## quartz
Design tt_um_control_top, start of the top module:
module tt_um_control_top #(
  parameter ADDRW = 24,
  parameter OPCODEW = 2,
  parameter REQ_QDEPTH = 4,
  parameter COMP_QDEPTH = 4
  ) (
    input  wire       ena,       
    input  wire       clk,       
    input  wire       rst_n,     
    input  wire [7:0] ui_in, 
    output wire [7:0] uo_out, 
    input  wire [7:0] uio_in,     
    output wire [7:0] uio_out, 
    output wire [7:0] uio_oe      
);
  wire [7:0] in_bus = ui_in | uio_in;
  wire mosi = in_bus[0];
  wire spi_clk = in_bus[1];
  wire cs_n = in_bus[2];
  wire bus_ready = in_bus[3];
  wire [2:0] ack_in = in_bus[6:4];   
  wire miso;
  wire [7:0] data_bus_out;
  wire data_bus_valid;
  wire [7:0] out_bus;
  assign out_bus[0] = miso;
  assign out_bus[6:1] = data_bus_out[6:1];
  assign out_bus[7] = data_bus_valid;
  assign uio_out = out_bus;
  assign uo_out = out_bus;
  assign uio_oe = 8'b0 & {8{&{1'b0, ena, in_bus[7], data_bus_out[7], data_bus_out[0], 
                              valid, serializer_err, curr_mode_top, counter_top}}};
  localparam AES_INSTRW = 3*ADDRW + OPCODEW;
  localparam SHA_INSTRW = 2*ADDRW + OPCODEW;
  wire valid;
  wire [OPCODEW-1:0] opcode;
  wire [ADDRW-1:0] key_addr;
  wire [ADDRW-1:0] text_addr;
  wire [ADDRW-1:0] dest_addr;
  wire req_q_valid;
  deserializer #(.ADDRW(ADDRW), .OPCODEW(OPCODEW)) 
  deserializer_inst(.clk(clk), .rst_n(rst_n), .spi_clk(spi_clk), .mosi(mosi), .cs_n(cs_n), 
                    .aes_ready_in(aes_queue_ready), .sha_ready_in(sha_queue_ready), 
                    .valid(valid), .opcode(opcode), .key_addr(key_addr), .text_addr(text_addr), 
                    .dest_addr(dest_addr), .valid_out(req_q_valid));
  wire aes_fsm_ready, sha_fsm_ready;
  wire [AES_INSTRW-1:0] instr_aes;
  wire [SHA_INSTRW-1:0] instr_sha;
  wire valid_out_aes, valid_out_sha;
  wire aes_queue_ready, sha_queue_ready;
  ...
clock: 3.27 ns
lec_check: 0
abc_area: 1
cap_margin: 20
core_margin: 2
core_utilization: 72
cts_cluster_diameter: 397
cts_cluster_size: 10
setup_slack_margin: 0.96
slew_margin: 20
run.sh (not shown) runs the stock make flow with config.mk's settings and CLKGATE_MAP_FILE=.
Inputs modified between quartz and indigo:
Settings: CTS_CLUSTER_DIAMETER: 397 -> unset; CTS_CLUSTER_SIZE: 10 -> unset; ABC_AREA: 1 -> unset; CORE_UTILIZATION: 72 -> 37; SETUP_SLACK_MARGIN: 0.96 -> unset; the clock period (ns, I/O delays scaled along): 3.27 -> 5.86.
## What came out
- indigo: die area 45000 µm² above quartz
- Detailed-router iteration count before antenna repair | indigo above quartz
- X dimension of the die ends up higher on indigo.
- Combinational share of power: indigo < quartz
- Looking at end of the critical path, the uio_out[1] result is from indigo; the uo_out[1] one comes from quartz.
- Diff quartz -> indigo: post-synthesis mux area share +16 points, worst hold slack saw an increase.
- Proportion of cell area occupied by multi-input gates up 0.82 points in indigo wrt quartz
- indigo ended up with reg2reg as its kind of path behind the tightest hold check; quartz ended up with in2async.
- Of indigo and quartz, quartz shows the higher switching power as a share of total power, with indigo below it.
- The total wire length after detailed routing in indigo was lower than what quartz gave.
- Share of power burned in the clock network ended up 7.6 points higher on indigo than on quartz.
- Compared with quartz, indigo instantiates a smaller number of cells.
Setup changes, indigo to willow
Settings: putting PLACE_DENSITY at 0.37 where nothing was set; swapping 37 for 71 in CORE_UTILIZATION; swapping 5.86 for 10.2 in the clock period (ns, I/O delays scaled along).
==> results <==
- willow | stages: all done | timing, DRC, antenna: all pass
- willow vs. indigo: aggregate global-route resource usage +16 points; total power -about 45%; post-route cell area -about 3%; post-detailed-routing wire length -1.9%; portion of the clock cycle consumed by the worst path in the final layout -30 points.
### willow -> garnet
Settings: ABC_AREA now 1, previously not set; PLACE_DENSITY no longer set, was 0.37; SETUP_SLACK_MARGIN now 0.31, previously not set; CORE_UTILIZATION now 72, was 71; the clock period (ns, I/O delays scaled along) now 3.27, was 10.2.
## What came out
garnet: violation count after the first detailed-routing iteration is about 16% higher than what willow reported.
Fraction of the mapped netlist area in simple logic gates for garnet: 11 points up relative to willow
Re total vias in the final route: willow and garnet aren't equal, and the lower value belongs to willow.
Going from willow to garnet, number of tap cells added at floorplan saw an increase, final worst-path cycle share rose by 34 points.
Power figures rest on the tool's default switching activity, not on a simulated workload.
